T:
## arbiter_puf
module arbiter_puf #(parameter challenge_size = 8, response_width = 24)
					(input logic [challenge_size-1 : 0] challenge,
					input logic clk, reset,
					output logic [response_width-1 : 0] response);
Size: about 15,000 cells after synthesis, roughly 3,800 flip-flops, about 34 I/O pins, about 190,000 µm² of cells after synthesis.
export LEC_CHECK = 0
export ABC_AREA = 1
export CAP_MARGIN = 20
export CELL_PAD_IN_SITES_DETAIL_PLACEMENT = 1
export CELL_PAD_IN_SITES_GLOBAL_PLACEMENT = 1
export CORE_MARGIN = 2
export CORE_UTILIZATION = 59
export CTS_CLUSTER_DIAMETER = 27
export CTS_CLUSTER_SIZE = 33
export GPL_ROUTABILITY_DRIVEN = 0
export SLEW_MARGIN = 0
export TNS_END_PERCENT = 30
create_clock -name core_clock -period 8.0 [get_ports {clk}]
run.sh (not shown) runs the stock make flow with config.mk's settings and CLKGATE_MAP_FILE=.
T: full flow OK, the timing, design-rule and antenna checks passed
Changes in R relative to T:
Settings: a change of CORE_UTILIZATION from 59 to 68; a deleted ABC_AREA that had been 1; a deleted TNS_END_PERCENT that had been 30; a deleted CELL_PAD_IN_SITES_GLOBAL_PLACEMENT that had been 1; a deleted GPL_ROUTABILITY_DRIVEN that had been 0; a change of SLEW_MARGIN from 0 to 20; a deleted CTS_CLUSTER_SIZE that had been 33; a deleted CTS_CLUSTER_DIAMETER that had been 27; a deleted CELL_PAD_IN_SITES_DETAIL_PLACEMENT that had been 1; a change of the clock period (ns, I/O delays scaled along) from 8.0 to 8.86.
Notes after the runs:
The final HPWL from detailed placement number comes out higher for T vs R. On clock slew seen by the registers of the worst setup and hold paths, R and T are neck and neck. From T to R the numbers moved as follows: residual antenna-violating net count after detailed routing level, combinational power share was more or less identical, final wirelength lost 150,000 µm. R leaves more setup margin than T. Re number of buffers between clock root and the deepest sink: no difference whatsoever between R and T. Cmp R vs T: sequential share of layout area higher in R. R vs. T: total power has decreased, share of power burned in the clock network went down by 18 points. Across T and R, the outcome is the same: a clean finish for every run.

* * *

Setup of v11:
arbiter_puf again, from the RTL that the note above started with.
==> flow/config.mk <==
export PLATFORM = sky130hd
export DESIGN_NAME = arbiter_puf
export DESIGN_NICKNAME = arbiter_puf
export VERILOG_FILES = /design/flow/design.v
export SDC_FILE = /design/flow/constraint.sdc
export NUM_CORES = 4
export LEC_CHECK = 0
export ABC_AREA = 1
export CAP_MARGIN = 0
export CORE_ASPECT_RATIO = 1.43
export CORE_MARGIN = 2
export CORE_UTILIZATION = 72
export CTS_CLUSTER_SIZE = 11
export PLACE_DENSITY = 0.39
export SETUP_SLACK_MARGIN = 0.64
export SLEW_MARGIN = 20
export TNS_END_PERCENT = 10
==> flow/constraint.sdc <==
create_clock -name core_clock -period 2.2 [get_ports {clk}]
set_input_delay 0.4400 -clock core_clock [delete_from_list [all_inputs] [get_ports {clk}]]
set_output_delay 0.4400 -clock core_clock [all_outputs]
set_load 0.01 [all_outputs]
No stage failed in v11, and the final checks on the layout all came back clean.
What v51 does differently from v11 at the input level:
- CORE_UTILIZATION: 72 -> 57
- PLACE_DENSITY: 0.39 -> unset
- TNS_END_PERCENT: 10 -> unset
- SETUP_SLACK_MARGIN: 0.64 -> unset
- ABC_AREA: 1 -> unset
- CTS_CLUSTER_SIZE: 11 -> unset
- CORE_ASPECT_RATIO: 1.43 -> unset
- CAP_MARGIN: 0 -> 20
- the clock period (ns, I/O delays scaled along): 2.2 -> 3.76
Portion of total power attributed to combinational logic (lower): v51. Per the comparison of v51 with v11, logic area essentially unchanged, data required time at the worst endpoint went up 1.25 ns.
Input changes introduced in v52 (baseline for comparison: v51):
- putting SETUP_SLACK_MARGIN at 0.97 where nothing was set
- swapping 57 for 59 in CORE_UTILIZATION
### Flow results
Total routed wirelength for v52: 4.2 mm down relative to v51
From v51 to v52 the numbers moved as follows: clock power now sits at about the same level, critical path depth closely matched the old numbers, sequential share of layout area ~0 delta.

* * *

Starting RTL as in the previous note.
// arbiter_puf
module arbiter_puf #(parameter challenge_size = 8, response_width = 24)
					(input logic [challenge_size-1 : 0] challenge,
					input logic clk, reset,
					output logic [response_width-1 : 0] response);
export LEC_CHECK = 0
export CAP_MARGIN = 35
export CELL_PAD_IN_SITES_DETAIL_PLACEMENT = 0
export CELL_PAD_IN_SITES_GLOBAL_PLACEMENT = 3
export CORE_MARGIN = 5
export CORE_UTILIZATION = 46
export CTS_CLUSTER_SIZE = 20
export GPL_ROUTABILITY_DRIVEN = 0
export GPL_TIMING_DRIVEN = 1
export HOLD_SLACK_MARGIN = 0.06
export MAX_ROUTING_LAYER = met4
export MIN_ROUTING_LAYER = met1
export PLACE_DENSITY = 0.73
export SLEW_MARGIN = 10
create_clock -name core_clock -period 6.32 [get_ports {clk}]
Edit:
==> flow/config.mk (replaced) <==
export PLATFORM = sky130hd
export DESIGN_NAME = arbiter_puf
export DESIGN_NICKNAME = arbiter_puf
export VERILOG_FILES = /design/flow/design.v
export SDC_FILE = /design/flow/constraint.sdc
export NUM_CORES = 4
export LEC_CHECK = 0
export ABC_AREA = 0
export CAP_MARGIN = 35
export CELL_PAD_IN_SITES_DETAIL_PLACEMENT = 0
export CELL_PAD_IN_SITES_GLOBAL_PLACEMENT = 0
export CORE_MARGIN = 2
export CORE_UTILIZATION = 70
export CTS_CLUSTER_SIZE = 58
export GPL_TIMING_DRIVEN = 1
export MAX_ROUTING_LAYER = met5
export MIN_ROUTING_LAYER = met1
export SLEW_MARGIN = 20
==> flow/constraint.sdc (replaced) <==
create_clock -name core_clock -period 5.07 [get_ports {clk}]
set_input_delay 1.0140 -clock core_clock [delete_from_list [all_inputs] [get_ports {clk}]]
set_output_delay 1.0140 -clock core_clock [all_outputs]
set_load 0.01 [all_outputs]
=>
- die size drops by a quarter to a third
- count of clock-buffer cells in the layout is lower by 75
- via count increases slightly
- combinational power grows by a quarter to a third
- total power increases by about a fifth
- routed wire length is lower by a little under a tenth
Edit:
--- a/flow/config.mk
+++ b/flow/config.mk
@@ -7,3 +7,2 @@
 export LEC_CHECK = 0
-export ABC_AREA = 0
 export CAP_MARGIN = 35
@@ -11,5 +10,5 @@
 export CELL_PAD_IN_SITES_GLOBAL_PLACEMENT = 0
-export CORE_MARGIN = 2
-export CORE_UTILIZATION = 70
-export CTS_CLUSTER_SIZE = 58
+export CORE_MARGIN = 5
+export CORE_UTILIZATION = 72
+export CTS_CLUSTER_SIZE = 70
 export GPL_TIMING_DRIVEN = 1
@@ -17,2 +16,3 @@
 export MIN_ROUTING_LAYER = met1
+export SETUP_SLACK_MARGIN = 0.67
 export SLEW_MARGIN = 20
==> flow/constraint.sdc (replaced) <==
create_clock -name core_clock -period 2.26 [get_ports {clk}]
set_input_delay 0.4520 -clock core_clock [delete_from_list [all_inputs] [get_ports {clk}]]
set_output_delay 0.4520 -clock core_clock [all_outputs]
set_load 0.01 [all_outputs]
Effect:
- total power went up by 120%
- register-to-register slack loses 2.1 ns
- via count went up by 0.79%
- wire length went up by 1.5%
- die size went down by 0.49%
- non-clock buffer count went up by 85
Edit:
--- a/flow/config.mk
+++ b/flow/config.mk
@@ -7,2 +7,3 @@
 export LEC_CHECK = 0
+export ABC_AREA = 0
 export CAP_MARGIN = 35
@@ -10,5 +11,5 @@
 export CELL_PAD_IN_SITES_GLOBAL_PLACEMENT = 0
-export CORE_MARGIN = 5
+export CORE_MARGIN = 2
 export CORE_UTILIZATION = 72
-export CTS_CLUSTER_SIZE = 70
+export CTS_CLUSTER_SIZE = 58
 export GPL_TIMING_DRIVEN = 1
@@ -16,3 +17,2 @@
 export MIN_ROUTING_LAYER = met1
-export SETUP_SLACK_MARGIN = 0.67
 export SLEW_MARGIN = 20
==> flow/constraint.sdc (replaced) <==
create_clock -name core_clock -period 5.07 [get_ports {clk}]
set_input_delay 1.0140 -clock core_clock [delete_from_list [all_inputs] [get_ports {clk}]]
set_output_delay 1.0140 -clock core_clock [all_outputs]
set_load 0.01 [all_outputs]
What happened:
- The new run completed with no timing, DRC or antenna violations
- synthesized area is unchanged
- hold slack gets better by 0.30 ns
- routed wire length shrinks by 0.66%
- sequential share of layout area came out higher by 0.14 points
- non-clock buffer count fell by 77
- worst setup slack improved by 1.6 ns
- register-to-register slack improves by 2.1 ns
- global-route usage went up by 0.31 points

* * *

old:
arbiter_puf again, from the RTL that the note above started with.
Settings: LEC_CHECK=0, CAP_MARGIN=20, CORE_MARGIN=2, CORE_UTILIZATION=61, CTS_CLUSTER_DIAMETER=397, MAX_ROUTING_LAYER=met4, SETUP_SLACK_MARGIN=0.93, SLEW_MARGIN=20, TNS_END_PERCENT=5; clock period 3.76 ns.
old ended with every stage complete and zero timing, DRC or antenna violations.
Edits applied to the flow inputs when going from old to new:
- CTS_CLUSTER_DIAMETER no longer set, was 397
- TNS_END_PERCENT no longer set, was 5
- ABC_AREA now 1, previously not set
- MAX_ROUTING_LAYER no longer set, was met4
- CORE_UTILIZATION now 72, was 61
- SETUP_SLACK_MARGIN no longer set, was 0.93
- the clock period (ns, I/O delays scaled along) now 5.48, was 3.76
### Flow results
Diff old -> new: post-route clock period utilization lost 15 points; clock group share of total power lost 1.4 points; switching power lost about 30%. Compared with old, in new pin count of the biggest net entering global routing moved up, area after synthesis flat, count of clock buffers in the final design went down, clock-pin slew reported for the worst setup and hold paths after clock tree synthesis ~0 delta, total number of vias grew by 2329. Worst hold margin is lower on old.

* * *

## raven
arbiter_puf again, from the RTL that the note above started with.
==> flow/design.v (excerpt) <==
module arbiter_puf #(parameter challenge_size = 8, response_width = 24)
					(input logic [challenge_size-1 : 0] challenge,
					input logic clk, reset,
					output logic [response_width-1 : 0] response);
clock: 2.26 ns
lec_check: 0
cap_margin: 15
cell_pad_in_sites_detail_placement: 0
cell_pad_in_sites_global_placement: 0
core_margin: 2
core_utilization: 72
cts_cluster_size: 70
gpl_timing_driven: 1
max_routing_layer: met5
min_routing_layer: met1
place_density_lb_addon: 0.0
setup_slack_margin: 0.67
slew_margin: 20
raven: all stages complete, timing, DRC and antenna checks passed
#### Input delta (lagoon over raven)
==> flow/config.mk <==
export PLATFORM = sky130hd
export DESIGN_NAME = arbiter_puf
export DESIGN_NICKNAME = arbiter_puf
export VERILOG_FILES = /design/flow/design.v
export SDC_FILE = /design/flow/constraint.sdc
export NUM_CORES = 4
export LEC_CHECK = 0
export ABC_AREA = 0
export CAP_MARGIN = 35
export CELL_PAD_IN_SITES_DETAIL_PLACEMENT = 0
export CELL_PAD_IN_SITES_GLOBAL_PLACEMENT = 0
export CORE_MARGIN = 2
export CORE_UTILIZATION = 72
export CTS_CLUSTER_SIZE = 58
export GPL_TIMING_DRIVEN = 1
export MAX_ROUTING_LAYER = met5
export MIN_ROUTING_LAYER = met1
export SETUP_SLACK_MARGIN = -0.08
export SLEW_MARGIN = 20
==> flow/constraint.sdc <==
create_clock -name core_clock -period 5.07 [get_ports {clk}]
set_input_delay 1.0140 -clock core_clock [delete_from_list [all_inputs] [get_ports {clk}]]
set_output_delay 1.0140 -clock core_clock [all_outputs]
set_load 0.01 [all_outputs]
### Flow results
On lagoon: leakage power is about 0.64% lower than what raven gave.
Sort lagoon and raven by global-route usage, ascending, and lagoon comes first.
In the metrics for lagoon and raven, the one carrying the higher number of clock-tree buffers in the layout is lagoon.
| number of vias per cell after detailed routing | lagoon vs raven | ≈ equal |
Per the comparison of lagoon with raven, design area shows a reduction of 870 µm²; total power density per cell area shows a reduction of 370 nW/µm².
Setup slack in lagoon is larger than in raven.
Setup changes, lagoon to onyx
==> flow/config.mk <==
export PLATFORM = sky130hd
export DESIGN_NAME = arbiter_puf
export DESIGN_NICKNAME = arbiter_puf
export VERILOG_FILES = /design/flow/design.v
export SDC_FILE = /design/flow/constraint.sdc
export NUM_CORES = 4
export LEC_CHECK = 0
export CAP_MARGIN = 30
export CELL_PAD_IN_SITES_DETAIL_PLACEMENT = 0
export CELL_PAD_IN_SITES_GLOBAL_PLACEMENT = 0
export CORE_MARGIN = 2
export CORE_UTILIZATION = 72
export CTS_CLUSTER_SIZE = 70
export GPL_TIMING_DRIVEN = 1
export MAX_ROUTING_LAYER = met5
export MIN_ROUTING_LAYER = met1
export PLACE_DENSITY_LB_ADDON = 0.0
export SETUP_SLACK_MARGIN = 0.55
export SLEW_MARGIN = 40
==> flow/constraint.sdc <==
create_clock -name core_clock -period 2.15 [get_ports {clk}]
set_input_delay 0.4300 -clock core_clock [delete_from_list [all_inputs] [get_ports {clk}]]
set_output_delay 0.4300 -clock core_clock [all_outputs]
set_load 0.01 [all_outputs]
--- outcome ---
lagoon reached the end of the flow, and the finished layout is clean on the timing, design-rule and antenna checks.
onyx did not stop at any stage, and its layout met the timing, design-rule and antenna checks.
NOTE: worst stage delay on the critical path in onyx falls short of that of lagoon
lagoon → onyx: internal power of the cells increased 130%; met1 usage in global routing essentially unchanged; detailed-routed wire length on met3 increased 26%.
Compared with lagoon, in onyx number of vias after detailed routing rose by about 1%, total power consumption of the routed design rose by about 140%, number of global-route vias before repair rose by 1972, hold slack fell by 330 ps.
onyx vs. lagoon: proportion of register bits with asynchronous set or reset after synthesis was more or less identical, setup slack lower.
Relative to lagoon, the non-clock buffer count measured on onyx has increased by more than 100%.
The following lists how quartz was set up differently from onyx:
==> flow/config.mk <==
export PLATFORM = sky130hd
export DESIGN_NAME = arbiter_puf
export DESIGN_NICKNAME = arbiter_puf
export VERILOG_FILES = /design/flow/design.v
export SDC_FILE = /design/flow/constraint.sdc
export NUM_CORES = 4
export LEC_CHECK = 0
export CAP_MARGIN = 15
export CELL_PAD_IN_SITES_DETAIL_PLACEMENT = 0
export CELL_PAD_IN_SITES_GLOBAL_PLACEMENT = 0
export CORE_MARGIN = 2
export CORE_UTILIZATION = 72
export CTS_CLUSTER_SIZE = 70
export GPL_TIMING_DRIVEN = 1
export HOLD_SLACK_MARGIN = 0.08
export MAX_ROUTING_LAYER = met5
export MIN_ROUTING_LAYER = met1
export PLACE_DENSITY_LB_ADDON = 0.0
export SETUP_SLACK_MARGIN = 0.63
export SLEW_MARGIN = 40
Notes after the runs:
- Diff quartz..onyx | final cell area excluding filler cells | negligible
- Diff quartz..onyx | floorplan core density | unchanged
- Summary of quartz over onyx: total power about even; final core area utilization has increased; combinational gate power was more or less identical; post-route worst setup slack lower; number of antenna violations at the first check in global routing lost 1.
- Combinational group share of total power across quartz and onyx: no real change.
- Reported for quartz and onyx, count of port buffers added during placement turned out identical to the last digit.
- Logic share of the area: quartz vs onyx, no meaningful difference

* * *

Starting RTL as in the previous note.
Settings: LEC_CHECK=0, CAP_MARGIN=20, CELL_PAD_IN_SITES_DETAIL_PLACEMENT=2, CELL_PAD_IN_SITES_GLOBAL_PLACEMENT=2, CORE_ASPECT_RATIO=1.83, CORE_MARGIN=5, CORE_UTILIZATION=40, CTS_CLUSTER_DIAMETER=297, GPL_TIMING_DRIVEN=0, SETUP_SLACK_MARGIN=1.43, SLEW_MARGIN=20, TNS_END_PERCENT=45; clock period 5.22 ns.
Then changed:
Settings changed: CELL_PAD_IN_SITES_DETAIL_PLACEMENT 2 to unset, CELL_PAD_IN_SITES_GLOBAL_PLACEMENT 2 to unset, CORE_ASPECT_RATIO 1.83 to unset, CORE_MARGIN 5 to 2, CTS_CLUSTER_DIAMETER 297 to unset, GPL_TIMING_DRIVEN 0 to unset, SETUP_SLACK_MARGIN 1.43 to 1.11, TNS_END_PERCENT 45 to unset.
Clock period 5.22 ns to 3.86 ns, I/O delays scaled along.
Count of clock-buffer cells in the layout grows by 55.
Power grows by 38%.
First-iteration DRC count grows by 54%.
Then changed:
Settings changed: CORE_UTILIZATION 40 to 70, CTS_CLUSTER_SIZE set to 44, SETUP_SLACK_MARGIN 1.11 to 0.69.
Clock period 3.86 ns to 3.76 ns, I/O delays scaled along.
The new run produced a clean layout.
Design area came out lower by 2.0%.
Synthesized cell count is unchanged.
First-iteration DRC count climbs by 1.4%.
Critical path depth is unchanged.
Routed wire length shrinks by 1.9%.
Core utilization rose by 32 points.
Total power stays flat.
Via count increases by 2.6%.
Flip-flop count is unchanged.
Then changed:
Settings changed: CORE_UTILIZATION 70 to 65, CTS_CLUSTER_DIAMETER set to 384, CTS_CLUSTER_SIZE 44 to unset, HOLD_SLACK_MARGIN set to 0.29, SETUP_SLACK_MARGIN 0.69 to 0.93, TNS_END_PERCENT set to 5.
The new run finished clean.
Fmax goes up by about 2%.
Clock skew shrinks by 7.0 ps.
Cell area grows by 0.42%.
First-iteration DRC count increases by about 1.6%.
Flip-flop count does not change.
Worst setup slack improved by 51 ps.
Sequential share of layout area came out lower by 0.20 points.
Global-route usage came out lower by 1.9 points.
Sequential power is about the same.
Via count shrinks by 0.63%.
Combinational power rose by about 7%.
Then changed:
Settings changed: CORE_UTILIZATION 65 to 57, CTS_CLUSTER_DIAMETER 384 to unset, HOLD_SLACK_MARGIN 0.29 to unset.
Effect: Cell area goes up slightly. Area after synthesis is unchanged. Wire length rises by a few percent. Final cell count climbs by a few percent. Total power is higher by a few percent. Clock-buffer cell count rose by 52. Setup slack degrades by 96 ps. Clock power rose by a few percent. Die size grows by roughly a tenth. Worst hold slack got worse by 24 ps.
Then changed:
Settings changed: CORE_UTILIZATION 57 to 72, PLACE_DENSITY set to 0.39, SETUP_SLACK_MARGIN 0.93 to unset, TNS_END_PERCENT 5 to unset.
Clock period 3.76 ns to 2.97 ns, I/O delays scaled along.
Effect: The changed run completed without violations; via count came out higher slightly; design area came out lower slightly; wire length came out lower slightly; first-iteration DRC count came out higher by roughly a tenth; sequential power came out higher by a quarter to a third; power came out higher by about a fifth.
Power and IR drop assume default switching activity.
